File: flow/run.sh
#!/bin/bash
# the make line also repeats each setting of config.mk as NAME=value (left out here)
make -C /OpenROAD-flow-scripts/flow DESIGN_CONFIG=/design/flow/config.mk WORK_HOME=/design/flow/orfs CLKGATE_MAP_FILE= finish
File: flow/config.mk
export PLATFORM = sky130hd
export DESIGN_NAME = core
export DESIGN_NICKNAME = core
export VERILOG_FILES = /design/flow/design.v
export SDC_FILE = /design/flow/constraint.sdc
export NUM_CORES = 4
export LEC_CHECK = 0
export ABC_AREA = 1
export CAP_MARGIN = 25
export CELL_PAD_IN_SITES_DETAIL_PLACEMENT = 0
export CELL_PAD_IN_SITES_GLOBAL_PLACEMENT = 1
export CORE_ASPECT_RATIO = 0.69
export CORE_MARGIN = 2
export CORE_UTILIZATION = 16
export CTS_CLUSTER_DIAMETER = 158
export GPL_ROUTABILITY_DRIVEN = 0
export HOLD_SLACK_MARGIN = 0.25
export MAX_ROUTING_LAYER = met5
export SLEW_MARGIN = 35
export TNS_END_PERCENT = 35
File: flow/constraint.sdc
create_clock -name core_clock -period 7.86 [get_ports {I_clk}]
set_input_delay 1.5720 -clock core_clock [delete_from_list [all_inputs] [get_ports {I_clk}]]
set_output_delay 1.5720 -clock core_clock [all_outputs]
set_load 0.01 [all_outputs]
File: flow/design.v
    localparam ADD     = 4'b0000;
    localparam SUB     = 4'b0001;
    localparam OR      = 4'b0010;
    localparam AND     = 4'b0011;
    localparam XOR     = 4'b0100;
    localparam NOT     = 4'b0101;
    localparam READ    = 4'b0110;
    localparam WRITE   = 4'b0111;
    localparam LOAD    = 4'b1000;
    localparam CMP     = 4'b1001;
    localparam SHIFT   = 4'b1010;
    localparam JMP     = 4'b1011;
    localparam JMPC    = 4'b1100;
    localparam SPECIAL = 4'b1101;
    localparam STACK   = 4'b1110;
    localparam MEM_NOP   = 2'b00;
    localparam MEM_READ  = 2'b01;
    localparam MEM_WRITE = 2'b10;
    localparam CMP_EQ_BIT       = 0;
    localparam CMP_RA_GT_RB_BIT = 1;
    localparam CMP_RB_GT_RA_BIT = 2;
    localparam CMP_RA_ZERO_BIT  = 3;
    localparam CMP_RB_ZERO_BIT  = 4;
    localparam CMP_CODE_EQ       = 3'b000;
    localparam CMP_CODE_RA_GT_RB = 3'b001;
    localparam CMP_CODE_RB_GT_RA = 3'b010;
    localparam CMP_CODE_RA_ZERO  = 3'b011;
    localparam CMP_CODE_RB_ZERO  = 3'b100;
    localparam FETCH         = 10'b0000000001;
    localparam DECODE        = 10'b0000000010;
    localparam REG_READ      = 10'b0000000100;
    localparam EXEC          = 10'b0000001000;
    localparam STORE         = 10'b0000010000;
    localparam REG_WRITE     = 10'b0000100000;
    localparam FETCH_IRQ_NUM = 10'b0001000000;
    localparam SAVE_PC       = 10'b0010000000;
    localparam ENTER_ISR     = 10'b0100000000;
    localparam DECREMENT_SP  = 10'b1000000000;
    localparam RAM_SIZE  = 16'h8000;
    localparam APP       = 16'h0064;
    localparam TIMER1_COUNT         = RAM_SIZE - 10;
    localparam TIMER_ENABLE         = RAM_SIZE - 9;
    localparam UART_1_RW            = RAM_SIZE - 2;
    localparam UART_1_RX_DATA_READY = RAM_SIZE - 1;
    localparam UART_1_TX_READY      = RAM_SIZE;
module alu(input wire I_clk,
    input wire I_reset,
    input wire I_enable,
    input wire[3:0] I_opcode,
    input wire I_opcode_mode,
    input wire[7:0] I_immediate,
    input wire[15:0] I_pc,
    input wire[15:0] I_rA,
    input wire[15:0] I_rB,
    input wire[2:0] I_compare_code,
    input wire I_irq_active,
    output reg[15:0] O_out,
    output reg O_write_rD,
    output reg O_write_pc,
    output reg O_irq_enable,
    output reg[1:0] O_memory_size,
    output reg[1:0] O_memory_mode);
     localparam ADD     = 4'b0000;
    localparam SUB     = 4'b0001;
    localparam OR      = 4'b0010;
    localparam AND     = 4'b0011;
    localparam XOR     = 4'b0100;
    localparam NOT     = 4'b0101;
    localparam READ    = 4'b0110;
    localparam WRITE   = 4'b0111;
    localparam LOAD    = 4'b1000;
    localparam CMP     = 4'b1001;
    localparam SHIFT   = 4'b1010;
    localparam JMP     = 4'b1011;
    localparam JMPC    = 4'b1100;
    localparam SPECIAL = 4'b1101;
    localparam STACK   = 4'b1110;
     localparam MEM_NOP   = 2'b00;
    localparam MEM_READ  = 2'b01;
    localparam MEM_WRITE = 2'b10;
     localparam CMP_EQ_BIT       = 0;
    localparam CMP_RA_GT_RB_BIT = 1;
    localparam CMP_RB_GT_RA_BIT = 2;
    localparam CMP_RA_ZERO_BIT  = 3;
    localparam CMP_RB_ZERO_BIT  = 4;
    localparam CMP_CODE_EQ       = 3'b000;
    localparam CMP_CODE_RA_GT_RB = 3'b001;
    localparam CMP_CODE_RB_GT_RA = 3'b010;
    localparam CMP_CODE_RA_ZERO  = 3'b011;
    localparam CMP_CODE_RB_ZERO  = 3'b100;
localparam OPCODE_MODE_SIGNED = 1'b0;
localparam OPCODE_MODE_UNSIGNED = 1'b1;
localparam OPCODE_MODE_HI = 1'b1;
localparam OPCODE_MODE_LO = 1'b0;
localparam OPCODE_MODE_IMMEDIATE = 1'b1;
reg irq_recover;
always @(posedge I_clk)
begin: ALU
    if (I_reset) begin
        O_irq_enable <= 0;
        irq_recover <= 0;
    end
    else begin
    if (I_enable == 1) begin
        if (I_opcode == ADD)
        begin
            if (I_opcode_mode == OPCODE_MODE_SIGNED)
            begin
                if (I_immediate[0] == 1) begin
                    O_out <= $signed(I_rA) + $signed({{12{I_immediate[4]}}, I_immediate[4:1]});
                end
                else begin
                    O_out <= $signed(I_rA) + $signed(I_rB);
                end
            end
            else begin
                if (I_immediate[0] == 1) begin
                    O_out <= $unsigned(I_rA) + $unsigned({12'b0, I_immediate[4:1]});
                end
                else begin
                    O_out <= $unsigned(I_rA) + $unsigned(I_rB);
                end
            end
            O_write_pc <= 0;
            O_write_rD <= 1;
            O_memory_mode <= MEM_NOP;
            O_memory_size <= 1;
        end
        else if (I_opcode == SUB)
        begin
            if (I_opcode_mode == OPCODE_MODE_SIGNED)
            begin
                if (I_immediate[0] == 1) begin
                    O_out <= $signed(I_rA) - $signed({{12{I_immediate[4]}}, I_immediate[4:1]});
                end
                else begin
                    O_out <= $signed(I_rA) - $signed(I_rB);
                end
            end
            else begin
                if (I_immediate[0] == 1) begin
                    O_out <= $unsigned(I_rA) - $signed({12'b0, I_immediate[4:1]});
                end
                else begin
                    O_out <= $unsigned(I_rA) - $unsigned(I_rB);
                end
            end
            O_write_pc <= 0;
            O_write_rD <= 1;
            O_memory_mode <= MEM_NOP;
            O_memory_size <= 1;
        end
        else if (I_opcode == OR)
        begin
            if (I_opcode_mode == OPCODE_MODE_IMMEDIATE) begin
                O_out <= I_rA | {11'b0, I_immediate[4:0]};
            end 
            else begin 
                O_out <= I_rA | I_rB;
            end
            O_write_pc <= 0;
            O_write_rD <= 1;
            O_memory_mode <= MEM_NOP;
            O_memory_size <= 1;
        end
        else if (I_opcode == AND)
        begin
            if (I_opcode_mode == OPCODE_MODE_IMMEDIATE) begin
                O_out <= I_rA & {11'b0, I_immediate[4:0]};
            end 
            else begin 
                O_out <= I_rA & I_rB;
            end
            O_write_pc <= 0;
            O_write_rD <= 1;
            O_memory_mode <= MEM_NOP;
            O_memory_size <= 1;
        end
        else if (I_opcode == XOR)
        begin
            if (I_opcode_mode == OPCODE_MODE_IMMEDIATE) begin
                O_out <= I_rA ^ {11'b0, I_immediate[4:0]};
            end 
            else begin 
                O_out <= I_rA ^ I_rB;
            end
            O_write_pc <= 0;
            O_write_rD <= 1;
            O_memory_mode <= MEM_NOP;
            O_memory_size <= 1;
        end
        else if (I_opcode == NOT)
        begin
            O_out <= ~I_rA;
            O_write_pc <= 0;
            O_write_rD <= 1;
            O_memory_mode <= MEM_NOP;
            O_memory_size <= 1;
        end
        else if (I_opcode == READ)
        begin
            O_out <= $signed(I_rA) + $signed({{11{I_immediate[4]}}, I_immediate[4:0]});
            O_write_pc <= 0;
            O_write_rD <= 1;
            O_memory_mode <= MEM_READ;
            O_memory_size <= I_opcode_mode == 1 ? 2 : 1;
        end
        else if (I_opcode == WRITE)
        begin
            O_out <= $signed(I_rA) + $signed({{11{I_immediate[4]}}, I_immediate[4:0]});
            O_write_pc <= 0;
            O_write_rD <= 0;
            O_memory_mode <= MEM_WRITE;
            O_memory_size <= I_opcode_mode == 1 ? 2 : 1;
        end
        else if (I_opcode == LOAD)
        begin
            if (I_opcode_mode == OPCODE_MODE_HI)
            begin
                O_out[15:8] <= I_immediate;
                O_out[7:0] <= 0;
            end
            else begin
                O_out[15:8] <= 0;
                O_out[7:0] <= I_immediate;
            end
            O_write_pc <= 0;
            O_write_rD <= 1;
            O_memory_mode <= MEM_NOP;
            O_memory_size <= 1;
        end
        else if (I_opcode == CMP)
        begin
            if (I_opcode_mode == OPCODE_MODE_SIGNED)
            begin
                O_out[CMP_RB_GT_RA_BIT] <= $signed(I_rA) < $signed(I_rB) ? 1 : 0;
                O_out[CMP_RA_GT_RB_BIT] <= $signed(I_rA) > $signed(I_rB) ? 1 : 0;
                O_out[CMP_EQ_BIT]       <= $signed(I_rA) == $signed(I_rB) ? 1 : 0;
                O_out[CMP_RA_ZERO_BIT]  <= $signed(I_rA) == 0 ? 1 : 0;
                O_out[CMP_RB_ZERO_BIT]  <= $signed(I_rB) == 0 ? 1 : 0;
            end
            else
            begin
                O_out[CMP_RB_GT_RA_BIT] <= $unsigned(I_rA) < $unsigned(I_rB) ? 1 : 0;
                O_out[CMP_RA_GT_RB_BIT] <= $unsigned(I_rA) > $unsigned(I_rB) ? 1 : 0;
                O_out[CMP_EQ_BIT]       <= $unsigned(I_rA) == $unsigned(I_rB) ? 1 : 0;
                O_out[CMP_RA_ZERO_BIT]  <= $unsigned(I_rA) == 0 ? 1 : 0;
                O_out[CMP_RB_ZERO_BIT]  <= $unsigned(I_rB) == 0 ? 1 : 0;
            end
            O_out[15:5] <= 0;
            O_write_pc <= 0;
            O_write_rD <= 1;
            O_memory_mode <= MEM_NOP;
            O_memory_size <= 1;
        end
        else if (I_opcode == SHIFT)
        begin
            if (I_opcode_mode == 1) begin
                O_out <= I_rA >> $unsigned(I_immediate);
            end
            else begin
                O_out <= I_rA << $unsigned(I_immediate);
            end
            O_write_pc <= 0;
            O_write_rD <= 1;
            O_memory_mode <= MEM_NOP;
            O_memory_size <= 1;
        end
        else if (I_opcode == JMP)
        begin
            if (I_opcode_mode == 0) begin
                O_out <= $signed(I_pc) + $signed({{8{I_immediate[7]}}, I_immediate});
            end
            else begin
                O_out <= I_rA;
            end
            O_write_pc <= 1;
            O_write_rD <= 0;
            O_memory_mode <= MEM_NOP;
            O_memory_size <= 1;
        end
        else if (I_opcode == JMPC)
        begin
            if (I_opcode_mode == 1) begin
                O_out <= $signed(I_pc) + $signed({{8{I_immediate[4]}}, I_immediate});
            end
            else begin
                O_out <= I_rB;
            end
            O_memory_mode <= MEM_NOP;
            O_memory_size <= 1;
            O_write_rD <= 0;
            if (I_compare_code == CMP_CODE_EQ)
            begin
                O_write_pc <= I_rA[CMP_EQ_BIT] == 1 ? 1 : 0;
            end
            else if(I_compare_code == CMP_CODE_RA_GT_RB)
            begin
                O_write_pc <= I_rA[CMP_RA_GT_RB_BIT] == 1 ? 1 : 0;
            end
            else if(I_compare_code == CMP_CODE_RB_GT_RA)
            begin
                O_write_pc <= I_rA[CMP_RB_GT_RA_BIT] == 1 ? 1 : 0;
            end
            else if(I_compare_code == CMP_CODE_RA_ZERO)
            begin
                O_write_pc <= I_rA[CMP_RA_ZERO_BIT] == 1 ? 1 : 0;
            end
            else if(I_compare_code == CMP_CODE_RB_ZERO)
            begin
                O_write_pc <= I_rA[CMP_RB_ZERO_BIT] == 1 ? 1 : 0;
            end
        end
        else if(I_opcode == SPECIAL)
        begin
            if (I_immediate[2:0] == 3'b000) begin 
                O_out <= I_pc;
                O_memory_mode <= MEM_NOP;
                O_write_rD <= 1;
                O_write_pc <= 0;
                O_memory_size <= 1;
            end
            else if (I_immediate[2:0] == 3'b001) begin 
                O_out <= I_pc;
                O_memory_mode <= MEM_NOP;
                O_write_rD <= 0;
                O_write_pc <= 0;
                O_memory_size <= 1;
                O_irq_enable <= 1;
                irq_recover <= 1;
            end
            else if (I_immediate[2:0] == 3'b010) begin 
                O_out <= I_pc;
                O_memory_mode <= MEM_NOP;
                O_write_rD <= 0;
                O_write_pc <= 0;
                O_memory_size <= 1;
                O_irq_enable <= 0;
                irq_recover <= 0;
            end
            else if (I_immediate[2:0] == 3'b100) begin 
                O_out <= $signed(I_rA) + 2;
                O_memory_mode <= MEM_READ;
                O_write_rD <= 0;
                O_write_pc <= 1;
                O_memory_size <= 2;
                O_irq_enable <= irq_recover;
            end
        end
        else if(I_opcode == STACK)
        begin
            if (I_opcode_mode == 0) begin
                O_out <= $signed(I_rA) - 2;
                O_memory_mode <= MEM_WRITE;
                O_write_rD <= 1;
                O_write_pc <= 0;
                O_memory_size <= 2;
            end 
            else if (I_opcode_mode == 1) begin
                O_out <= $signed(I_rA) + 2;
                O_memory_mode <= MEM_READ;
                O_write_rD <= 1;
                O_write_pc <= 0;
                O_memory_size <= 2;
            end
        end
    end
    if (I_irq_active) begin
        O_irq_enable <= 0;
    end
    end
end
endmodule
module ctrl_unit(input wire I_clk, 
    input wire I_reset,
    /*verilator lint_off UNUSED*/
    input wire[15:0] I_instruction,
    input wire I_mem_ready,
    input wire I_data_ready,
    input wire I_irq_enabled,
    input wire I_irq_active,
    output reg O_irq_ack,
    output reg[9:0] O_state,
    output reg O_execute,
    output reg O_push_pc);
     localparam ADD     = 4'b0000;
    localparam SUB     = 4'b0001;
    localparam OR      = 4'b0010;
    localparam AND     = 4'b0011;
    localparam XOR     = 4'b0100;
    localparam NOT     = 4'b0101;
    localparam READ    = 4'b0110;
    localparam WRITE   = 4'b0111;
    localparam LOAD    = 4'b1000;
    localparam CMP     = 4'b1001;
    localparam SHIFT   = 4'b1010;
    localparam JMP     = 4'b1011;
    localparam JMPC    = 4'b1100;
    localparam SPECIAL = 4'b1101;
    localparam STACK   = 4'b1110;
     localparam FETCH         = 10'b0000000001;
    localparam DECODE        = 10'b0000000010;
    localparam REG_READ      = 10'b0000000100;
    localparam EXEC          = 10'b0000001000;
    localparam STORE         = 10'b0000010000;
    localparam REG_WRITE     = 10'b0000100000;
    localparam FETCH_IRQ_NUM = 10'b0001000000;
    localparam SAVE_PC       = 10'b0010000000;
    localparam ENTER_ISR     = 10'b0100000000;
    localparam DECREMENT_SP  = 10'b1000000000;
reg mem_wait, wait_irq_number, irq_save_pc;
reg[15:0] instr;
always @(posedge I_clk)
begin: CTRL_UNIT
    if (I_reset == 1) 
    begin
        mem_wait <= 0;
        O_state <= 1;
        O_execute <= 0;
        O_irq_ack <= 0;
        O_push_pc <= 0;
        wait_irq_number <= 0;
        irq_save_pc <= 0;
    end
    else if (O_state == FETCH)
    begin
        if (I_mem_ready == 1 && mem_wait == 0)
        begin
            O_execute <= 1;
            mem_wait <= 1;
        end
        else if (mem_wait == 1)
        begin
            O_execute <= 0;
            if (I_data_ready == 1)
            begin
                mem_wait <= 0;
                O_state <= DECODE;
            end
        end
    end
    else if (O_state == DECODE)
    begin
        O_state <= REG_READ;
        instr <= I_instruction;
    end
    else if (O_state == REG_READ)
    begin
        O_state <= EXEC;
    end
    else if (O_state == EXEC)
    begin
        if (instr[15:12] == WRITE || instr[15:12] == READ || (instr[15:12] == SPECIAL && instr[2:0] == 3'b100) || instr[15:12] == STACK)
        begin
            if (I_mem_ready == 1 && mem_wait == 0)
            begin
                O_execute <= 1;
                mem_wait <= 1;
            end
            O_state <= STORE; 
        end
        else 
        begin
            O_state <= REG_WRITE;
        end
    end
    else if (O_state == STORE)
    begin
        if (I_mem_ready == 1 && mem_wait == 0)
        begin
            O_execute <= 1;
            mem_wait <= 1;
        end
        else if (mem_wait == 1)
        begin
            O_execute <= 0;
            if (((instr[15:12] == WRITE || (instr[15:12] == STACK && instr[8] == 0)) && I_mem_ready == 1) 
                || ((instr[15:12] == READ || (instr[15:12] == SPECIAL && instr[2:0] == 3'b100) || (instr[15:12] == STACK && instr[8])) && I_data_ready == 1))
            begin
                mem_wait <= 0;
                O_state <= REG_WRITE;
            end
        end
    end
    else if (O_state == REG_WRITE)
    begin
        if ((instr[15:12] == STACK && instr[8]) || (instr[15:12] == SPECIAL && instr[2:0] == 3'b100)) begin
            O_state <= DECREMENT_SP;
        end
        else begin
if (I_irq_enabled && I_irq_active && irq_save_pc == 0) begin
                O_irq_ack <= 1;
                O_state <= FETCH_IRQ_NUM;
            end
            else if (irq_save_pc == 1) begin
                irq_save_pc <= 0;
                O_push_pc <= 0;
                O_state <= ENTER_ISR;
            end
            else begin
                O_state <= FETCH;
            end
        end
    end
    else if (O_state == FETCH_IRQ_NUM) begin
        O_irq_ack <= 0;
        if (wait_irq_number == 1) begin
            O_state <= SAVE_PC;
            wait_irq_number <= 0;
        end
        else begin
            wait_irq_number <= 1;
        end
    end
    else if (O_state == SAVE_PC) begin
        irq_save_pc <= 1;
        O_push_pc <= 1;
        O_irq_ack <= 0;
        O_state <= DECODE;
    end
    else if (O_state == ENTER_ISR) begin
        O_state <= FETCH;
    end
    else if (O_state == DECREMENT_SP) begin
        if (I_irq_enabled && I_irq_active && irq_save_pc == 0) begin
            O_irq_ack <= 1;
            O_state <= FETCH_IRQ_NUM;
        end
        else if (irq_save_pc == 1) begin
            irq_save_pc <= 0;
            O_push_pc <= 0;
            O_state <= ENTER_ISR;
        end
        else begin
            O_state <= FETCH;
        end
    end
end
endmodule
module decoder(input wire I_clk,
    input wire I_reset, 
    input wire I_enable,
    input wire[15:0] I_instruction,
    output reg [3:0] O_opcode,
    output reg[2:0] O_rD_select,
    output reg[1:0] O_rD_write_pos,
    output reg[2:0] O_rA_select,
    output reg[2:0] O_rB_select,
    output reg[7:0] O_immediate,
    output reg O_mode);
     localparam ADD     = 4'b0000;
    localparam SUB     = 4'b0001;
    localparam OR      = 4'b0010;
    localparam AND     = 4'b0011;
    localparam XOR     = 4'b0100;
    localparam NOT     = 4'b0101;
    localparam READ    = 4'b0110;
    localparam WRITE   = 4'b0111;
    localparam LOAD    = 4'b1000;
    localparam CMP     = 4'b1001;
    localparam SHIFT   = 4'b1010;
    localparam JMP     = 4'b1011;
    localparam JMPC    = 4'b1100;
    localparam SPECIAL = 4'b1101;
    localparam STACK   = 4'b1110;
always @(posedge I_clk)
begin: decoder
    if (I_enable == 1 && I_reset == 0)
    begin
        O_opcode    <= I_instruction[15:12];
        O_rD_select <= I_instruction[11:9];
        O_rA_select <= I_instruction[7:5];
        O_rB_select <= I_instruction[4:2];
        O_mode      <= I_instruction[8];
        if (I_instruction[15:12] == WRITE)
        begin
            O_immediate <= {{3{I_instruction[11]}}, I_instruction[11:9], I_instruction[1:0]}; 
            O_rD_write_pos <= 0;
        end
        else if(I_instruction[15:12] == LOAD || I_instruction[15:12] == JMP)
        begin
            O_immediate <= I_instruction[7:0];
            if (I_instruction[8] == 0) begin
                O_rD_write_pos <= 1;
            end
            else begin
                O_rD_write_pos <= 2;
            end
        end
        else begin
            O_immediate <= {{3{I_instruction[4]}}, I_instruction[4:0]};
            O_rD_write_pos <= 0;
        end
    end
end
endmodule
module mem_ctrl(input wire I_clk,
    input wire I_reset, 
    input wire I_exec,
    input wire I_write,
    input wire[1:0] I_size,
    input wire[15:0] I_addr, 
    input wire[15:0] I_data,
    input wire MEM_ready,
    input wire[15:0] MEM_data_in,
    input wire MEM_data_ready,
    output reg[15:0] O_data, 
    output reg O_data_ready,
    output reg O_ready,
    output reg MEM_exec,
    output reg MEM_write,
    output reg[15:0] MEM_addr,
    output reg[1:0] MEM_size,
    output reg[15:0] MEM_data_out);
reg[1:0] state;
always @(*)
begin
    MEM_addr = I_addr;
    MEM_write = I_write;
    MEM_size = I_size;
    MEM_data_out = I_data;
    O_data = MEM_data_in;
    if (state == 0)
    begin
        O_ready = MEM_ready && !I_exec;
    end
    else
    begin
        O_ready = 0;
    end
end
always @(posedge I_clk)
begin: MEM_CTRL
    if (I_reset == 1) begin
        state <= 0;
        MEM_exec <= 0;
        O_data_ready <= 0;
    end
    else begin
        if (state == 0 && I_exec == 1 && MEM_ready == 1) 
        begin
            O_data_ready <= 0;
            MEM_exec <= 1;
            if (I_write == 1) 
            begin
                state <= 2;
            end
            else
            begin
                state <= 1;
            end
        end
        else if (state == 1)
        begin
            MEM_exec <= 0;
            if (MEM_data_ready == 1)
            begin
                O_data_ready <= 1;
                state <= 2;  
            end
        end
        else if (state == 2)
        begin
            MEM_exec <= 0;
            O_data_ready <= 0;
            if (MEM_ready == 1)
            begin
                state <= 0;
            end
        end
    end
end
endmodule
module pc(input wire I_clk,
    input wire I_reset,
    input wire I_enable,
    input wire[15:0] I_in,
    input wire I_write,
    output reg[15:0] O_out);
always @(posedge I_clk)
begin: PC
    if (I_reset == 1) begin
        O_out <= 0;
    end
    else if (I_enable == 1)
    begin
        if (I_write == 1)
        begin
            O_out <= I_in;
        end
        else begin
            O_out <= O_out + 2;
        end
    end
end
endmodule
module register(input wire I_clk,
    input wire I_reset, 
    input wire I_enable,
    input wire[2:0] I_rD_select,
    input wire[2:0] I_rA_select,
    input wire[2:0] I_rB_select,
    input wire[15:0] I_rD_in,
    input wire I_rD_write,
    input wire[1:0] I_rD_write_pos,
    output reg[15:0] O_rA_out,
    output reg[15:0] O_rB_out);
reg[15:0] registers[0:7];
integer i;
always @(posedge I_clk)
begin: register
    if (I_reset) begin
        for (i=0; i < 8; i=i+1) begin
            registers[i] <= 0;
        end
    end
    else if (I_enable == 1)
    begin
        O_rA_out <= registers[I_rA_select];
        O_rB_out <= registers[I_rB_select];
        if (I_rD_write == 1)
        begin
            if (I_rD_write_pos == 0) begin
                registers[I_rD_select] <= I_rD_in;
            end
            else if (I_rD_write_pos == 1) begin
                registers[I_rD_select][7:0] <= I_rD_in[7:0];
            end
            else if(I_rD_write_pos == 2) begin
                registers[I_rD_select][15:8] <= I_rD_in[15:8];
            end
        end
    end
end
endmodule
module core(input wire I_clk, 
    input wire I_reset,
    input wire I_irq_active,
    input wire MEM_ready,
    input wire[15:0] MEM_data_in, 
    input wire MEM_data_ready,
    output reg O_irq_ack,
    output reg MEM_exec, 
    output reg MEM_write,
    output reg[1:0] MEM_size, 
    output reg[15:0] MEM_addr, 
    output reg[15:0] MEM_data_out);
     localparam ADD     = 4'b0000;
    localparam SUB     = 4'b0001;
    localparam OR      = 4'b0010;
    localparam AND     = 4'b0011;
    localparam XOR     = 4'b0100;
    localparam NOT     = 4'b0101;
    localparam READ    = 4'b0110;
    localparam WRITE   = 4'b0111;
    localparam LOAD    = 4'b1000;
    localparam CMP     = 4'b1001;
    localparam SHIFT   = 4'b1010;
    localparam JMP     = 4'b1011;
    localparam JMPC    = 4'b1100;
    localparam SPECIAL = 4'b1101;
    localparam STACK   = 4'b1110;
     localparam FETCH         = 10'b0000000001;
    localparam DECODE        = 10'b0000000010;
    localparam REG_READ      = 10'b0000000100;
    localparam EXEC          = 10'b0000001000;
    localparam STORE         = 10'b0000010000;
    localparam REG_WRITE     = 10'b0000100000;
    localparam FETCH_IRQ_NUM = 10'b0001000000;
    localparam SAVE_PC       = 10'b0010000000;
    localparam ENTER_ISR     = 10'b0100000000;
    localparam DECREMENT_SP  = 10'b1000000000;
     localparam MEM_NOP   = 2'b00;
    localparam MEM_READ  = 2'b01;
    localparam MEM_WRITE = 2'b10;
    localparam RAM_SIZE  = 16'h8000;
    localparam APP       = 16'h0064;
    localparam TIMER1_COUNT         = RAM_SIZE - 10;
    localparam TIMER_ENABLE         = RAM_SIZE - 9;
    localparam UART_1_RW            = RAM_SIZE - 2;
    localparam UART_1_RX_DATA_READY = RAM_SIZE - 1;
    localparam UART_1_TX_READY      = RAM_SIZE;
localparam PUSH_PC_INSTRUCTION = {STACK, 4'b1110, {3{1'b1}}, 5'b00001};
reg alu_enable, decoder_enable, register_enable, pc_enable, mem_enable;
wire push_pc;
reg write_rD, pc_write, mem_write;
wire alu_pc_write, mem_ready, mem_execute, mem_data_ready, alu_write_rD, mode, irq_ack, alu_irq_enable;
wire[1:0] rD_write_pos;
reg[1:0] memory_mode, memory_size, alu_memory_size;
reg[2:0] reg_rD_select, rD_select, rA_select, rB_select;
reg[3:0] opcode;
reg[7:0] immediate;
reg[15:0] irq_number, pc_out, pc_in, rA_out, rB_out, alu_out, register_in, instruction, mem_addr, mem_data_in, mem_data_out;
/*verilator lint_off UNUSED*/
reg[9:0] state;
reg read_irq_number;
reg[15:0] instruction_q;
alu alu(.I_clk(I_clk),
    .I_reset(I_reset), 
    .I_enable(alu_enable),
    .I_opcode(opcode),
    .I_opcode_mode(mode),
    .I_immediate(immediate),
    .I_pc(pc_out),
    .I_rA(rA_out),
    .I_rB(rB_out),
    .I_compare_code(rD_select),
    .I_irq_active(irq_ack),
    .O_memory_mode(memory_mode),
    .O_memory_size(alu_memory_size),
    .O_out(alu_out),
    .O_write_rD(alu_write_rD),
    .O_write_pc(alu_pc_write),
    .O_irq_enable(alu_irq_enable));
ctrl_unit ctrl_unit(.I_clk(I_clk),
    .I_reset(I_reset),
    .I_irq_active(I_irq_active),
    .I_irq_enabled(alu_irq_enable), 
    .I_instruction(instruction),
    .I_mem_ready(mem_ready),
    .I_data_ready(mem_data_ready),
    .O_irq_ack(irq_ack),
    .O_state(state),
    .O_execute(mem_execute),
    .O_push_pc(push_pc));
decoder decoder(.I_clk(I_clk), 
    .I_reset(I_reset), 
    .I_enable(decoder_enable),
    .I_instruction(instruction),
    .O_opcode(opcode),
    .O_rD_select(rD_select),
    .O_rD_write_pos(rD_write_pos),
    .O_rA_select(rA_select),
    .O_rB_select(rB_select),
    .O_immediate(immediate),
    .O_mode(mode));
mem_ctrl mem_ctrl(.I_clk(I_clk), 
    .I_reset(I_reset), 
    .I_exec(mem_execute),
    .I_write(mem_write),
    .I_size(memory_size),
    .I_addr(mem_addr),
    .I_data(mem_data_in),
    .O_data(mem_data_out),
    .O_data_ready(mem_data_ready),
    .O_ready(mem_ready),
    .MEM_ready(MEM_ready),
    .MEM_exec(MEM_exec),
    .MEM_write(MEM_write),
    .MEM_size(MEM_size),
    .MEM_addr(MEM_addr),
    .MEM_data_out(MEM_data_out),
    .MEM_data_in(MEM_data_in),
    .MEM_data_ready(MEM_data_ready));
register register(.I_clk(I_clk), 
    .I_reset(I_reset), 
    .I_enable(register_enable),
    .I_rD_write(write_rD),
    .I_rD_select(reg_rD_select),
    .I_rD_write_pos(rD_write_pos),
    .I_rA_select(rA_select),
    .I_rB_select(rB_select),
    .O_rA_out(rA_out),
    .O_rB_out(rB_out),
    .I_rD_in(register_in));
pc pc(.I_clk(I_clk),
    .I_reset(I_reset), 
    .I_in(pc_in),
    .I_enable(pc_enable),
    .I_write(pc_write),
    .O_out(pc_out));
always @(posedge I_clk)
begin: INSTRUCTION_HOLD
    if (state == DECODE) begin
        instruction_q <= instruction;
    end
end
always @(posedge I_clk)
begin: IRQ_READ_NUMBER
    if (I_reset == 1) begin
        read_irq_number <= 0;
    end
    else if (irq_ack == 1) begin
        read_irq_number <= 1;
    end
    if (read_irq_number == 1) begin
        irq_number <= MEM_data_in;
        read_irq_number <= 0;
    end
end
always @(*)
begin
    begin
        if (state == DECODE) begin
            instruction = push_pc ? PUSH_PC_INSTRUCTION : MEM_data_in; 
        end
        else begin
            instruction = instruction_q;
        end
        decoder_enable = state == DECODE;
        register_enable = (state == REG_READ) || (state == REG_WRITE) || (state == DECREMENT_SP);
        alu_enable = state == EXEC;
        mem_enable = (state == STORE) || (state == SAVE_PC);
        pc_enable = (state == REG_WRITE) || (state == ENTER_ISR);
        mem_data_in = (opcode == STACK && instruction[0] == 1) ? pc_out : rB_out;
        write_rD = ((state == REG_WRITE) && alu_write_rD) || (state == DECREMENT_SP);
        memory_size = (state == FETCH) ? 2 : alu_memory_size;
        O_irq_ack = irq_ack;
        if (state != FETCH && ((opcode == SPECIAL && instruction[2:0] == 3'b100) || (opcode == STACK && instruction[8] == 1))) begin
            mem_addr = rA_out;
        end
        else begin
            mem_addr = mem_enable ? alu_out : pc_out;
        end
        if (state == DECREMENT_SP) begin
            reg_rD_select = rA_select;
        end
        else begin
            reg_rD_select = rD_select;
        end
        if (state == ENTER_ISR) begin
            pc_in = APP + irq_number * 2;
            pc_write = 1;
        end
        else if (instruction[15:12] == SPECIAL && instruction[2:0] == 3'b100) begin
            pc_in = mem_data_out;
            pc_write = 1;
        end
        else begin
            pc_in = alu_out;
            pc_write = alu_pc_write;
        end
        if (memory_mode == MEM_READ && state != DECREMENT_SP) begin
            register_in = mem_data_out;
        end
        else begin
            register_in = alu_out;
        end
        if (mem_enable && memory_mode == MEM_WRITE)
        begin
            mem_write = 1;
        end
        else begin
            mem_write = 0;
        end
    end
end
endmodule
==> run summary, run 1 <==
Yosys adder share = 6.22%
Final antenna-violating net count = 0
Top Metal Used = met5
Comb pwr = 0.000203 W
Logic pwr share = 5.8%
OpenROAD warning count = 79
Number of buffer cells added on primary ports = 57
Routed wl met2 = 45000 microns
Synth warn = 7
Die Ht = 330 microns
Vias = 27297
RSZ-0062 raised after global routing = false
Max power group = registers
CP max stage delay = 0.58 ns
Setup crit start = MEM_data_in[1]
# hold bufs at CTS = 0
XOR Share, Synth = 1.67%
Worst slew pin tran = 0.967 ns
CTS tree = done
Delay-heaviest family, CP = buffers and inverters
Num CTS Buffers = 34
Clk slew on worst S/H paths = 0.07 ns
Registers, synthesis = 286
Clock Skew = 0.0255 ns
Peak VDD IR = 0.102 mV
Post-Syn Instances = 3649
Synthesized Nets = 3789
Clock buffer depth = 3
HP Class = flop to flop
Total Power = 0.00348 W
Clk sinks = 286
Most common cell in the netlist = nand2_1
MaxCap Viol Count = 0
Filler cells = 17499
N_diodes = 0
Min cycle time layout = 5.90 ns
WP buf/inv = 3
Number of global-route vias before repair = 23629
Hold path depth = 2
Top cells by area = edfxtp_1 29%, nand2_1 14%, o21ai_0 7.1%, a21oi_1 6.7%, nor2_1 6.3%
Worst-path fanout max = 32
Post-CTS setup buffer count = 0
Routed WL = 125000 microns
Average size of a mapped cell = 6.75 sq um
IO Pins = 58
Internal Power = 0.00261 W
# H-tree levels = 2
Hold_ws = 0.482 ns
Synth async-reset ratio = 0%
Fin. Hold Viols = 0
Post-cts resize count = 0
1st-pass router iterations = 6
R2r worst-path depth = 22
Final setup violating endpoints = 0
Layout area overhead = 16.5%
Init Core Util = 16.1%
Yosys stat chip area = 24600 sq um
Setup tns final = 0 ns
Max-slew violations = 0
R2R Path End = alu.O_out[2]
Fmax = 0.169 GHz
Initial antenna violation count = 5
Clock power share = 45.4%
Mapped cell area = 24600 sq um
Clock distribution power = 0.00158 W
First-pass GRT wire length = 177000 microns
HP Start = alu.irq_recover
Main flop type = edfxtp_1
Largest net degree at the start of global routing = 75
Worst path required time = 6.29 ns
Logic family by area = simple AND/OR/NAND/NOR gates
# DRC = 0
Area leader, netlist = edfxtp_1
Commonest cells in the netlist = 887 x nand2_1, 414 x nor2_1, 383 x inv_1, 349 x o21ai_0, 332 x a21oi_1
Met3 routed WL = 16200 microns
Sequential fraction of the synthesis area = 33.0%
NumNets Final = 3783
Final period util = 75.1%
Hold Path End = alu.O_irq_enable
MUX area fraction = 0.0812%
Total GRT Usage = 15.2%
DR WL/cell = 21.9 microns
Vias/cell = 4.77
Number of synthesized flops with an enable pin = 241
LEAKAGE = 11.7 nW
Register-to-register path setup slack = 3.16 ns
P per Cell Area = 121 nW/um^2
Ys cells = 3649
M1 WL = 61500 microns
Kind of end point of the critical path = output port
Status = finished clean
GR Overflow Total = 0
Area leader share = 29.4%
Post-DP HPWL = 97200 microns
Core ar. = 153000 sq um
Crit path depth = 9
Sequential Power Share = 48.8%
Reg-to-Reg Start = register.O_rA_out[3]
Crit Path Class = primary input to output port
NetSw = 0.000875 W
CP max stage cell = clkdlybuf4s50_1
Initial DRC Count = 4187
Switching Share = 25.1%
Critical Path Sink = MEM_addr[9]
Element type at the critical path start = primary input
# rows = 119
Skew-Pair Late Insertion Delay = 0.56 ns
CP Cell Sequence = clkdlybuf4s50_1 > inv_1 > o21ai_0 > nor3_2 > a22o_1 > nand2_2 > o211ai_1 > o21ai_0 > clkdlybuf4s50_1
Distinct cells, synth = 69
Sequential cell power = 0.00170 W
Die area = 157000 sq um
Slew Limit Headroom = 35.4%
CTS Root Cell = clkbuf_16
Die width = 476 microns
AO/OA Area Share = 22.1%
WP data arrival = 4.33 ns
Simple Share, Synth = 27.4%
per-stage QoR:
step / cells / setup WS, ns / area (sq um) / utilization [%]
global placement: 5664 / 1.70 / 27600 / 18.1
global route: 5725 / 1.80 / 28700 / 18.8
detailed placement: 5664 / 1.64 / 27600 / 18.1
finish: 5725 / 1.96 / 28700 / 18.8
floorplan: 3649 / 3.45 / 24600 / -
CTS: 5725 / 1.62 / 28700 / 18.8
cell type report:
cell class                 count  area (sq um)  share of cell area, %
clock buffer                  42           881                   3.07
clock inverter                19           191                  0.667
inverter                     415          1560                   5.44
multi-input combinational   2778         14300                   49.7
sequential                   286          8140                   28.4
tap                         2057          2570                   8.97
timing repair buffer         128          1100                   3.84
routing by layer:
layer / vias to the layer above / track usage [%]
met4: 2 / 3.02
li1: 12362 / -
met5: - / 0
met2: 1662 / 19.0
met1: 13129 / 24.8
met3: 142 / 4.11
==> inputs of run 2 (changes only) <==
Settings changed: ABC_AREA 1 to not set, CAP_MARGIN 25 to 10, CELL_PAD_IN_SITES_DETAIL_PLACEMENT 0 to 1, CELL_PAD_IN_SITES_GLOBAL_PLACEMENT 1 to not set, CORE_ASPECT_RATIO 0.69 to 0.58, CORE_UTILIZATION 16 to 25, CTS_CLUSTER_DIAMETER 158 to 380, CTS_CLUSTER_SIZE set to 93, GPL_ROUTABILITY_DRIVEN 0 to not set, GPL_TIMING_DRIVEN set to 1, HOLD_SLACK_MARGIN 0.25 to not set, MAX_ROUTING_LAYER met5 to met4, MIN_ROUTING_LAYER set to met2, PLACE_DENSITY set to 0.92, SETUP_SLACK_MARGIN set to 0.79, SLEW_MARGIN 35 to 20, TNS_END_PERCENT 35 to not set.
Clock period 7.86 ns to 8.12 ns, I/O delays scaled along.
==> run 2 against run 1 <==
Against the previous run:
- the flow now stops in 5_1_grt
- synthesized area down 1.6%
- die size is 37% lower
- synthesized cell count is 26% lower
==> run summary, run 2 <==
Status = did not finish
Fail Step = 5_1_grt
Error = [ERROR GRT-0116] Global routing finished with congestion. Check the congestion regions in the DRC Viewer.
Number of buffer cells added on primary ports = 57 (unchanged)
Logic family by area = AND-OR/OR-AND gates
Clock buffer depth = 3 (unchanged)
# H-tree levels = 1 (-1)
Total GRT Usage = 55.3%
Yosys stat chip area = 24200 sq um (-1.6%)
CTS Root Cell = clkbuf_16
# rows = 86 (-28%)
Simple Share, Synth = 16.9% (-11 points)
Synth async-reset ratio = 0% (unchanged)
Die area = 99600 sq um (-37%)
Worst slack at placement = 2.20 ns (+0.557 ns)
Area leader share = 29.8% (+0.48 points)
Post-Syn Instances = 2697 (-26%)
Synth warn = 7 (unchanged)
Init Core Util = 25.4% (+9.2 points)
Area leader, netlist = edfxtp_1
Main flop type = edfxtp_1
# hold bufs at CTS = 0 (unchanged)
GR Overflow Total = 8
Commonest cells in the netlist = 325 x nor2_1, 248 x nand2_1, 241 x edfxtp_1, 190 x a21oi_1, 173 x o21ai_0
Post-CTS setup buffer count = 0 (unchanged)
IO Pins = 58 (unchanged)
Ys cells = 2697 (-26%)
Core ar. = 95600 sq um (-37%)
Die width = 413 microns (-13%)
Distinct cells, synth = 89 (+29%)
Num CTS Buffers = 7 (-79%)
Die Ht = 241 microns (-27%)
XOR Share, Synth = 4.51% (+2.8 points)
Post-DP HPWL = 103000 microns (+5.8%)
Sequential fraction of the synthesis area = 33.6% (+0.54 points)
Average size of a mapped cell = 8.99 sq um (+33%)
MUX area fraction = 13.0% (+13 points)
Registers, synthesis = 286 (unchanged)
Mapped cell area = 24200 sq um (-1.6%)
RePlAce Congestion = 1.20
Top cells by area = edfxtp_1 30%, mux4_2 7.8%, ha_1 5.8%, nor2_1 5.0%, a21oi_1 3.9%
Yosys adder share = 6.33% (+0.10 points)
Most common cell in the netlist = nor2_1
Clk sinks = 286 (unchanged)
Synthesized Nets = 2837 (-25%)
Post-cts resize count = 0 (unchanged)
Number of synthesized flops with an enable pin = 241 (unchanged)
AO/OA Area Share = 20.6% (-1.6 points)
==> run 2: metal layers <==
layer | GRT overflow | global-route usage (%)
met3 | 8 | 66.8
met2 | 0 | 55.8
met5 | - | -
met1 | - | -
met4 | 0 | 34.7
==> run 2: metrics by stage <==
step,area (sq um),power (W),cells
after detailed placement,26300,0.00176,3923
after floorplan,24200,0.00171,2697
after CTS,26500,0.00235,3932
after global placement,26300,0.00175,3923
==> inputs of run 3 (changes only) <==
Settings changed: CAP_MARGIN 10 to 20, CELL_PAD_IN_SITES_DETAIL_PLACEMENT 1 to not set, CORE_ASPECT_RATIO 0.58 to not set, CORE_UTILIZATION 25 to 40, CTS_CLUSTER_DIAMETER 380 to not set, CTS_CLUSTER_SIZE 93 to not set, GPL_TIMING_DRIVEN 1 to not set, MAX_ROUTING_LAYER met4 to not set, MIN_ROUTING_LAYER met2 to not set, PLACE_DENSITY 0.92 to not set, SETUP_SLACK_MARGIN 0.79 to not set.
Clock period 8.12 ns to 5.48 ns, I/O delays scaled along.
==> run 3 against run 2 <==
Against the previous run:
- now clean on timing, DRC and antenna
- synthesized cell count unchanged
- synthesized area unchanged
- die size down 37%
==> run summary, run 3 <==
Average size of a mapped cell = 8.99 sq um (unchanged)
Registers, synthesis = 286 (unchanged)
Yosys stat chip area = 24200 sq um (unchanged)
RSZ-0062 raised after global routing = false
WP buf/inv = 2
Sequential cell power = 0.00240 W
Die area = 62600 sq um (-37%)
Largest net degree at the start of global routing = 54
Die width = 250 microns (-39%)
Layout area overhead = 10.4%
Sequential Power Share = 50.0%
Post-Syn Instances = 2697 (unchanged)
Synth warn = 7 (unchanged)
Synth async-reset ratio = 0% (unchanged)
Clk slew on worst S/H paths = 0.06 ns
Final antenna-violating net count = 0
Delay-heaviest family, CP = simple AND/OR/NAND/NOR gates
Setup tns final = 0 ns
N_diodes = 0
CTS tree = done
1st-pass router iterations = 6
LEAKAGE = 9.74 nW
NumNets Final = 2824
Design Area, Final = 26800 sq um
Clock Skew = 0.0333 ns
Clk sinks = 286 (unchanged)
Most common cell in the netlist = nor2_1
Worst slew pin tran = 1.14 ns
R2R Path End = alu.O_out[9]
Logic family by area = AND-OR/OR-AND gates
Max power group = registers
Top cells by area = edfxtp_1 30%, mux4_2 7.8%, ha_1 5.8%, nor2_1 5.0%, a21oi_1 3.9%
Routed WL = 106000 microns
AO/OA Area Share = 20.6% (unchanged)
Register-to-register path setup slack = 1.10 ns
Initial antenna violation count = 2
Crit Path Class = flop to output port
Main flop type = edfxtp_1
# H-tree levels = 2 (+1)
DR WL/cell = 30.3 microns
Fmax = 0.200 GHz
IO Pins = 58 (unchanged)
MaxCap Viol Count = 0
NetSw = 0.00109 W
Post-cts resize count = 0 (unchanged)
MUX area fraction = 13.0% (unchanged)
First-pass GRT wire length = 153000 microns
Clock power share = 46.8%
Yosys adder share = 6.33% (unchanged)
P per Cell Area = 180 nW/um^2
Clock distribution power = 0.00225 W
Ys cells = 2697 (unchanged)
Internal Power = 0.00372 W
Critical Path Sink = MEM_addr[14]
Post-DP HPWL = 79000 microns (-23%)
Hold Path End = ctrl_unit.O_state[3]
CP max stage delay = 0.74 ns
Number of global-route vias before repair = 21714
# hold bufs at CTS = 0 (unchanged)
Kind of end point of the critical path = output port
OpenROAD warning count = 79
Fin. Hold Viols = 0
Worst path required time = 4.38 ns
Logic pwr share = 3.2%
Distinct cells, synth = 89 (unchanged)
Switching Share = 22.7%
Crit path depth = 9
Filler cells = 5894
Element type at the critical path start = flop
Number of synthesized flops with an enable pin = 241 (unchanged)
Area leader share = 29.8% (unchanged)
Die Ht = 250 microns (+3.7%)
Core ar. = 60100 sq um (-37%)
CP max stage cell = dfxtp_1
Peak VDD IR = 0.300 mV
R2r worst-path depth = 11
RePlAce Congestion = 1.08 (-9.8%)
Slew Limit Headroom = 22.1%
Status = finished clean
Placed Area = 25700 sq um (-2.3%)
Clock buffer depth = 3 (unchanged)
Setup crit start = ctrl_unit.O_state[9]
Initial DRC Count = 3407
Vias/cell = 6.67
Num CTS Buffers = 34 (+27)
Sequential fraction of the synthesis area = 33.6% (unchanged)
CTS Root Cell = clkbuf_16
Final period util = 91.3%
Worst-path fanout max = 32
Commonest cells in the netlist = 325 x nor2_1, 248 x nand2_1, 241 x edfxtp_1, 190 x a21oi_1, 173 x o21ai_0
Max-slew violations = 0
GR Overflow Total = 0
WP data arrival = 3.90 ns
Simple Share, Synth = 16.9% (unchanged)
Skew-Pair Late Insertion Delay = 0.57 ns
# rows = 90 (+4.7%)
Min cycle time layout = 5.00 ns
XOR Share, Synth = 4.51% (unchanged)
Synthesized Nets = 2837 (unchanged)
CP Cell Sequence = nand2b_1 > o22a_1 > nor3_1 > a22oi_1 > nor3_2 > buf_4 > nand2_1 > o21ai_0 > clkdlybuf4s50_1
Number of buffer cells added on primary ports = 57 (unchanged)
Reg-to-Reg Start = decoder.O_immediate[2]
Comb pwr = 0.000155 W
HP Class = flop to flop
Final setup violating endpoints = 0
Hold path depth = 2
HP Start = ctrl_unit.wait_irq_number
Vias = 23283
Total GRT Usage = 33.0%
Post-CTS setup buffer count = 0 (unchanged)
Mapped cell area = 24200 sq um (unchanged)
# DRC = 0
Area leader, netlist = edfxtp_1
Init Core Util = 40.3% (+15 points)
[run 3: final cells by class]
class	count	area, sq um	area share, %
Multi-Input combinational cell	2110	14900	55.9
Sequential cell	286	8140	30.4
Timing Repair Buffer	143	1210	4.53
Tap cell	782	978	3.66
Clock buffer	45	902	3.37
Inverter	109	409	1.53
Clock inverter	16	178	0.664
[run 3: metal layers]
metal  up-vias  global-route usage, %  part of all wire, %  wire, microns
li1      10078                      -                    -              -
met1     11351                   45.1                   40          42500
met2      1538                   49.5                   43          45800
met3       314                   7.17                   11          11800
met4         2                   16.0                  5.6           5890
met5         -                      0               0.0066              7
[run 3: per-stage QoR]
stage	hold WS, ns	power [W]	std cells	util [%]	setup WS, ns
2_1_floorplan	0.412	0.00253	2697	-	1.87
3_3_place_gp	0.442	0.00260	3430	42.6	0.863
3_5_place_dp	0.448	0.00260	3430	42.7	0.708
5_1_grt	0.466	0.00493	3491	44.5	0.219
6_report	0.458	0.00481	3491	44.5	0.479
4_1_cts	0.460	0.00483	3491	44.5	0.523
==> inputs of run 4 (changes only) <==
Settings changed: CORE_UTILIZATION 40 to 66, CTS_CLUSTER_DIAMETER set to 28, SETUP_SLACK_MARGIN set to 1.36, TNS_END_PERCENT set to 5.
Clock period 5.48 ns to 5.19 ns, I/O delays scaled along.
==> run 4 against run 3 <==
Against the previous run:
- synthesized area did not move
- die size fell by 39%
- the run now fails in 5_1_grt
- synthesized cell count did not move
==> run summary, run 4 <==
Ys cells = 2697 (unchanged)
Placed Instances = 3115 (-9.2%)
AO/OA Area Share = 20.6% (unchanged)
# rows = 70 (-22%)
Total GRT Usage = 73.7%
Fail Step = 5_1_grt
Synth async-reset ratio = 0% (unchanged)
Die Ht = 196 microns (-22%)
Core ar. = 36400 sq um (-39%)
Simple Share, Synth = 16.9% (unchanged)
Die area = 38300 sq um (-39%)
RePlAce Congestion = 1.13 (+4.8%)
Average size of a mapped cell = 8.99 sq um (unchanged)
IO Pins = 58 (unchanged)
Clk sinks = 286 (unchanged)
Post-Syn Instances = 2697 (unchanged)
Commonest cells in the netlist = 325 x nor2_1, 248 x nand2_1, 241 x edfxtp_1, 190 x a21oi_1, 173 x o21ai_0
Most common cell in the netlist = nor2_1
XOR Share, Synth = 4.51% (unchanged)
Yosys adder share = 6.33% (unchanged)
Number of buffer cells added on primary ports = 57 (unchanged)
Error = [ERROR GRT-0232] Routing congestion too high. Check the congestion heatmap in the GUI.
# hold bufs at CTS = 0 (unchanged)
Synth warn = 7 (unchanged)
Init Core Util = 66.6% (+26 points)
Mapped cell area = 24200 sq um (unchanged)
Clock buffer depth = 3 (unchanged)
Number of synthesized flops with an enable pin = 241 (unchanged)
Status = did not finish
MUX area fraction = 13.0% (unchanged)
Synthesized Nets = 2837 (unchanged)
Yosys stat chip area = 24200 sq um (unchanged)
Sequential fraction of the synthesis area = 33.6% (unchanged)
# H-tree levels = 3 (+1)
Logic family by area = AND-OR/OR-AND gates
Distinct cells, synth = 89 (unchanged)
CTS Root Cell = clkbuf_16
Main flop type = edfxtp_1
Placed Area = 25300 sq um (-1.6%)
Registers, synthesis = 286 (unchanged)
GR Overflow Total = 6
Die width = 196 microns (-22%)
Area leader, netlist = edfxtp_1
Area leader share = 29.8% (unchanged)
Top cells by area = edfxtp_1 30%, mux4_2 7.8%, ha_1 5.8%, nor2_1 5.0%, a21oi_1 3.9%
Num CTS Buffers = 66 (+94%)
Post-DP HPWL = 77900 microns (-1.4%)
## run 4: layer usage
metal | global-route usage, % | overflow
met1 | 77.9 | 0
met2 | 90.4 | 3
met3 | 55.7 | 0
met4 | 70.1 | 3
met5 | 14.9 | 0
## run 4: timing repair
item | in CTS
buffers inserted | 8
endpoints found under the setup margin | 46
endpoints found under the hold margin | 0
gates resized | 55
pin swaps | 5
cloned | 2
## run 4: per-stage QoR
stage	utilization [%]	setup slack [ns]
after detailed placement	69.3	0.626
after floorplan	-	1.60
after global placement	69.3	0.711
after CTS	76.0	1.22
==> inputs of run 5 (changes only) <==
Settings changed: CELL_PAD_IN_SITES_DETAIL_PLACEMENT set to 1, CELL_PAD_IN_SITES_GLOBAL_PLACEMENT set to 3, CORE_MARGIN 2 to 3, CORE_UTILIZATION 66 to 40, CTS_CLUSTER_DIAMETER 28 to not set, HOLD_SLACK_MARGIN set to 0.08, PLACE_DENSITY set to 0.42, SETUP_SLACK_MARGIN 1.36 to not set, SLEW_MARGIN 20 to 25, TNS_END_PERCENT 5 to not set.
Clock period 5.19 ns to 9.51 ns, I/O delays scaled along.
==> run 5 against run 4 <==
Against the previous run:
- the run now finishes clean
- die size is 66% higher
- synthesized area did not move
- synthesized cell count unchanged
==> run summary, run 5 <==
CP max stage delay = 0.58 ns
Area leader share = 29.8% (unchanged)
Sequential cell power = 0.00139 W
First-pass GRT wire length = 165000 microns
Yosys stat chip area = 24200 sq um (unchanged)
Synth async-reset ratio = 0% (unchanged)
Peak VDD IR = 0.165 mV
Sequential fraction of the synthesis area = 33.6% (unchanged)
CTS Root Cell = clkbuf_16
Worst-path fanout max = 32
Final Util = 44.4%
Die area = 63600 sq um (+66%)
Clk slew on worst S/H paths = 0.06 ns
Crit Path Class = primary input to output port
Area leader, netlist = edfxtp_1
Post-CTS setup buffer count = 0 (-8)
Clk sinks = 286 (unchanged)
Final setup violating endpoints = 0
Fmax = 0.154 GHz
Commonest cells in the netlist = 325 x nor2_1, 248 x nand2_1, 241 x edfxtp_1, 190 x a21oi_1, 173 x o21ai_0
Min setup slack post-route = 3.00 ns
Worst slew pin tran = 1.03 ns
P per Cell Area = 99.6 nW/um^2
Fin. Hold Viols = 0
Hold path depth = 2
XOR Share, Synth = 4.51% (unchanged)
WP data arrival = 4.61 ns
OpenROAD warning count = 81
HP Class = flop to flop
LEAKAGE = 9.59 nW
Delay-heaviest family, CP = buffers and inverters
Reg-to-Reg Start = decoder.O_immediate[1]
Die Ht = 252 microns (+29%)
Ys cells = 2697 (unchanged)
Critical Path Sink = MEM_addr[13]
Routed WL = 114000 microns
DR WL/cell = 33.0 microns
Clock power share = 43.9%
Switching Share = 22.1%
Comb pwr = 0.0000907 W
AO/OA Area Share = 20.6% (unchanged)
Logic pwr share = 3.4%
WP buf/inv = 3
R2r worst-path depth = 11
Initial DRC Count = 2371
IO Pins = 58 (unchanged)
Mapped cell area = 24200 sq um (unchanged)
Sequential Power Share = 52.7%
Synth warn = 7 (unchanged)
R2R Path End = alu.O_out[15]
Skew-Pair Late Insertion Delay = 0.59 ns
Top cells by area = edfxtp_1 30%, mux4_2 7.8%, ha_1 5.8%, nor2_1 5.0%, a21oi_1 3.9%
Init Core Util = 40.8% (-26 points)
Registers, synthesis = 286 (unchanged)
# DRC = 0
RSZ-0062 raised after global routing = false
Status = finished clean
# rows = 89 (+27%)
Filler cells = 6918
Worst path required time = 7.61 ns
Number of buffer cells added on primary ports = 57 (unchanged)
NetSw = 0.000582 W
Kind of end point of the critical path = output port
# H-tree levels = 1 (-2)
Hold_ws = 0.460 ns
RePlAce Congestion = 0.979 (-14%)
Synthesized Nets = 2837 (unchanged)
Min cycle time layout = 6.51 ns
Setup tns final = 0 ns
Max-slew violations = 0
Simple Share, Synth = 16.9% (unchanged)
Clock Skew = 0.0262 ns
Most common cell in the netlist = nor2_1
Vias/cell = 6.69
NumNets Final = 2796
CP Cell Sequence = clkdlybuf4s50_1 > o22a_1 > nor3_1 > a22oi_1 > nor3_2 > buf_4 > nand2_1 > o21ai_0 > clkdlybuf4s50_1
Crit path depth = 9
Main flop type = edfxtp_1
Distinct cells, synth = 89 (unchanged)
Layout area overhead = 8.91%
CTS tree = done
Post-DP HPWL = 84300 microns (+8.3%)
Element type at the critical path start = primary input
Largest net degree at the start of global routing = 61
Yosys adder share = 6.33% (unchanged)
Max power group = registers
Clock buffer depth = 3 (unchanged)
Number of global-route vias before repair = 23525
Average size of a mapped cell = 8.99 sq um (unchanged)
Final antenna-violating net count = 0
HP Start = ctrl_unit.wait_irq_number
Worst slack at placement = 3.06 ns (+2.44 ns)
Slew Limit Headroom = 31.0%
Clock distribution power = 0.00115 W
Num CTS Buffers = 28 (-58%)
Die width = 252 microns (+29%)
Vias = 23068
1st-pass router iterations = 5
Crit path top cell by count = clkdlybuf4s50_1
Total GRT Usage = 35.2%
Setup crit start = MEM_data_in[0]
Final period util = 68.5%
Hold Path End = ctrl_unit.O_state[3]
# hold bufs at CTS = 0 (unchanged)
N_diodes = 0
Post-cts resize count = 0 (-100%)
Post-Syn Instances = 2697 (unchanged)
Core ar. = 59500 sq um (+63%)
Initial antenna violation count = 1
Number of synthesized flops with an enable pin = 241 (unchanged)
Logic family by area = AND-OR/OR-AND gates
CP max stage cell = clkdlybuf4s50_1
MaxCap Viol Count = 0
MUX area fraction = 13.0% (unchanged)
Register-to-register path setup slack = 4.33 ns
GR Overflow Total = 0
Internal Power = 0.00205 W
==> run 5: layout make-up <==
class | count | area [sq um] | area share [%]
sequential | 286 | 8140 | 30.8
tap | 773 | 967 | 3.66
clock buffer | 35 | 737 | 2.79
clock inverter | 14 | 195 | 0.739
inverter | 109 | 409 | 1.55
timing repair buffer | 121 | 1050 | 3.96
multi-input combinational | 2110 | 14900 | 56.5
==> run 5: metrics by stage <==
step           area (sq um)  std cells  total power (W)
3_5_place_dp          25500       3399          0.00150
5_1_grt               26400       3448          0.00270
4_1_cts               26400       3448          0.00265
2_1_floorplan         24200       2697          0.00146
6_report              26400       3448          0.00263
3_3_place_gp          25500       3399          0.00150
==> run 5: per-layer routing <==
layer  global-route usage (%)  routed length [microns]
met1                     44.6                    45600
met2                     58.4                    52900
met3                     3.40                     7050
met4                     21.8                     8410
met5                        0                        0
==> inputs of run 6 (changes only) <==
Settings changed: CELL_PAD_IN_SITES_DETAIL_PLACEMENT 1 to not set, CELL_PAD_IN_SITES_GLOBAL_PLACEMENT 3 to not set, CORE_MARGIN 3 to 2, CORE_UTILIZATION 40 to 65, CTS_CLUSTER_DIAMETER set to 28, HOLD_SLACK_MARGIN 0.08 to not set, PLACE_DENSITY 0.42 to not set, SETUP_SLACK_MARGIN set to 1.29, SLEW_MARGIN 25 to 20.
Clock period 9.51 ns to 4.72 ns, I/O delays scaled along.
==> run 6 against run 5 <==
Against the previous run:
- the run now fails in 5_1_grt
- die size decreased by 39%
- synthesized area stayed put
- synthesized cell count unchanged
==> run summary, run 6 <==
Total GRT Usage = 75.1%
Clock buffer depth = 3 (unchanged)
Fail Step = 5_1_grt
Init Core Util = 66.1% (+25 points)
Registers, synthesis = 286 (unchanged)
AO/OA Area Share = 20.6% (unchanged)
XOR Share, Synth = 4.51% (unchanged)
Main flop type = edfxtp_1
Worst slack at placement = 0.282 ns (-2.78 ns)
Top cells by area = edfxtp_1 30%, mux4_2 7.8%, ha_1 5.8%, nor2_1 5.0%, a21oi_1 3.9%
Synth async-reset ratio = 0% (unchanged)
CTS Root Cell = clkbuf_16
# H-tree levels = 3 (+2)
Sequential fraction of the synthesis area = 33.6% (unchanged)
Yosys stat chip area = 24200 sq um (unchanged)
Simple Share, Synth = 16.9% (unchanged)
MUX area fraction = 13.0% (unchanged)
Post-DP HPWL = 76200 microns (-9.6%)
Yosys adder share = 6.33% (unchanged)
Number of synthesized flops with an enable pin = 241 (unchanged)
Die width = 197 microns (-22%)
Placed Area = 25400 sq um (-0.42%)
RePlAce Congestion = 1.17 (+19%)
Die Ht = 197 microns (-22%)
# rows = 70 (-21%)
Number of buffer cells added on primary ports = 57 (unchanged)
Synthesized Nets = 2837 (unchanged)
Placed Instances = 3130 (-7.9%)
Commonest cells in the netlist = 325 x nor2_1, 248 x nand2_1, 241 x edfxtp_1, 190 x a21oi_1, 173 x o21ai_0
Most common cell in the netlist = nor2_1
Average size of a mapped cell = 8.99 sq um (unchanged)
Synth warn = 7 (unchanged)
Distinct cells, synth = 89 (unchanged)
IO Pins = 58 (unchanged)
Mapped cell area = 24200 sq um (unchanged)
Clk sinks = 286 (unchanged)
Die area = 38900 sq um (-39%)
Post-Syn Instances = 2697 (unchanged)
Logic family by area = AND-OR/OR-AND gates
Ys cells = 2697 (unchanged)
GR Overflow Total = 28
Num CTS Buffers = 66 (+140%)
Status = did not finish
Area leader, netlist = edfxtp_1
Core ar. = 36700 sq um (-38%)
Error = [ERROR GRT-0232] Routing congestion too high. Check the congestion heatmap in the GUI.
Area leader share = 29.8% (unchanged)
==> run 6: repair_timing <==
action / 4_1_cts
gates resized: 198
setup endpoints to repair: 133
setup buffers: 45
hold buffers: 0
pin swaps: 12
gates cloned: 4
==> run 6: metrics by stage <==
stage	util [%]	hold slack, ns
after floorplan	-	0.412
after global placement	69.1	0.442
after detailed placement	69.1	0.462
after CTS	77.1	0.486
==> run 6: metal layers <==
| layer | track usage (%) | overflow |
|---|---|---|
| met5 | 23.4 | 1 |
| met4 | 73.5 | 16 |
| met3 | 60.8 | 0 |
| met1 | 76.5 | 2 |
| met2 | 90.5 | 9 |
==> inputs of run 7 (changes only) <==
Settings changed: ABC_AREA set to 1, CAP_MARGIN 20 to 35, CELL_PAD_IN_SITES_DETAIL_PLACEMENT set to 2, CELL_PAD_IN_SITES_GLOBAL_PLACEMENT set to 2, CORE_ASPECT_RATIO set to 0.52, CORE_MARGIN 2 to 5, CORE_UTILIZATION 65 to 16, CTS_CLUSTER_DIAMETER 28 to not set, CTS_CLUSTER_SIZE set to 72, HOLD_SLACK_MARGIN set to 0.08, MIN_ROUTING_LAYER set to met2, SETUP_SLACK_MARGIN 1.29 to not set, SLEW_MARGIN 20 to 25.
Clock period 4.72 ns to 9.51 ns, I/O delays scaled along.
==> run 7 against run 6 <==
Against the previous run:
- now clean on timing, DRC and antenna
- synthesized cell count is 35% higher
- die size went up to 4.2 times the previous value
- synthesized area is 1.6% higher
==> run summary, run 7 <==
Status = finished clean
R2R Path End = alu.O_out[10]
Vias/cell = 6.70
# DRC = 0
Layout area overhead = 18.3%
CP Cell Sequence = clkdlybuf4s50_1 > a22o_1 > a22o_1 > nand2_1 > buf_4 > o211ai_1 > o21ai_0 > clkdlybuf4s50_1
Largest net degree at the start of global routing = 71
First-pass GRT wire length = 241000 microns
Max power group = registers
MaxCap Viol Count = 0
Delay-heaviest family, CP = buffers and inverters
Clock distribution power = 0.00129 W
Synth warn = 7 (unchanged)
XOR Share, Synth = 1.67% (-2.8 points)
Switching Share = 28.1%
RePlAce Congestion = 1.12 (-4.4%)
GR Overflow Total = 0
Number of global-route vias before repair = 43831
Clock buffer depth = 3 (unchanged)
Top cells by area = edfxtp_1 29%, nand2_1 14%, o21ai_0 7.1%, a21oi_1 6.7%, nor2_1 6.3%
WP data arrival = 5.03 ns
Design Area, Final = 29200 sq um
1st-pass router iterations = 14
Skew-Pair Late Insertion Delay = 0.66 ns
AO/OA Area Share = 22.1% (+1.6 points)
Logic pwr share = 7.0%
Clock power share = 44.4%
P per Cell Area = 99.4 nW/um^2
CTS tree = done
Hold path depth = 2
Min cycle time layout = 6.93 ns
Post-cts resize count = 0 (-100%)
Synth async-reset ratio = 0% (unchanged)
Commonest cells in the netlist = 887 x nand2_1, 414 x nor2_1, 383 x inv_1, 349 x o21ai_0, 332 x a21oi_1
Clk sinks = 286 (unchanged)
WP buf/inv = 3
Final setup violating endpoints = 0
Setup crit start = MEM_data_in[8]
Crit Path Class = primary input to output port
NetSw = 0.000815 W
CTS Root Cell = clkbuf_16
Most common cell in the netlist = nand2_1
# hold bufs at CTS = 0 (unchanged)
Mapped cell area = 24600 sq um (+1.6%)
Sequential fraction of the synthesis area = 33.0% (-0.54 points)
Yosys stat chip area = 24600 sq um (+1.6%)
Fin. Hold Viols = 0
Number of synthesized flops with an enable pin = 241 (unchanged)
Area leader, netlist = edfxtp_1
Vias = 38912
Synthesized Nets = 3789 (+34%)
Post-Syn Instances = 3649 (+35%)
Worst-path fanout max = 32
HP Start = decoder.O_rD_write_pos[1]
Simple Share, Synth = 27.4% (+11 points)
Initial DRC Count = 6669
Reg-to-Reg Start = register.O_rA_out[3]
Crit path depth = 8
Total GRT Usage = 32.2%
Setup tns final = 0 ns
Final antenna-violating net count = 0
DR WL/cell = 30.4 microns
LEAKAGE = 11.9 nW
CP max stage cell = clkdlybuf4s50_1
Sequential cell power = 0.00141 W
Sequential Power Share = 48.6%
CP max stage delay = 0.84 ns
Placed Area = 27600 sq um (+9.0%)
Final period util = 72.9%
Clock Skew = 0.0315 ns
Routed WL = 176000 microns
Element type at the critical path start = primary input
Comb pwr = 0.000203 W
Internal Power = 0.00208 W
HP Class = flop to flop
Post-DP HPWL = 126000 microns (+66%)
Die Ht = 293 microns (+49%)
Total Power = 0.00290 W
Critical Path Sink = MEM_addr[3]
Kind of end point of the critical path = output port
Worst path required time = 7.61 ns
IO Pins = 58 (unchanged)
Core ar. = 152000 sq um (+320%)
Filler cells = 18125
Clk slew on worst S/H paths = 0.08 ns
Slew Limit Headroom = 27.9%
NumNets Final = 3812
Post-CTS setup buffer count = 0 (-100%)
Registers, synthesis = 286 (unchanged)
Distinct cells, synth = 69 (-22%)
Fmax = 0.144 GHz
OpenROAD warning count = 80
Hold Path End = decoder.O_rD_write_pos[1]
R2r worst-path depth = 16
# H-tree levels = 1 (-2)
Num CTS Buffers = 28 (-58%)
Logic family by area = simple AND/OR/NAND/NOR gates
Area leader share = 29.4% (-0.48 points)
Worst slew pin tran = 1.08 ns
Register-to-register path setup slack = 3.49 ns
Ys cells = 3649 (+35%)
Die width = 554 microns (+180%)
Average size of a mapped cell = 6.75 sq um (-25%)
Max-slew violations = 0
Yosys adder share = 6.22% (-0.10 points)
Init Core Util = 16.2% (-50 points)
Peak VDD IR = 0.132 mV
Number of buffer cells added on primary ports = 57 (unchanged)
MUX area fraction = 0.0812% (-13 points)
# rows = 103 (+47%)
Die area = 162000 sq um (+320%)
Main flop type = edfxtp_1
RSZ-0062 raised after global routing = false
Initial antenna violation count = 6
==> run 7: area by class of cell <==
class,instances,area (sq um),share of cell area (%)
well taps,2047,2560,8.78
clock buffers,37,797,2.73
inverters,415,1560,5.35
clock inverters,15,144,0.493
multi-input cells,2778,14300,48.9
diodes,64,160,0.549
repair buffers,163,1550,5.30
flip-flops and latches,286,8140,27.9
==> run 7: metrics by stage <==
stage,hold WS [ns],setup slack [ns],cells,util [%]
floorplan,0.427,4.44,3649,-
global placement,0.456,2.91,5655,18.1
detailed placement,0.458,2.88,5661,18.1
CTS,0.469,2.88,5713,18.7
global route,0.505,2.60,5752,19.0
finish,0.474,2.58,5805,19.1
==> run 7: routing by layer <==
metal / track usage [%] / wire length (microns)
met5: 32.9 / 6410
met2: 29.3 / 67500
met4: 6.78 / 12000
met1: - / 0
met3: 51.4 / 90300
Power and IR drop assume default switching activity.
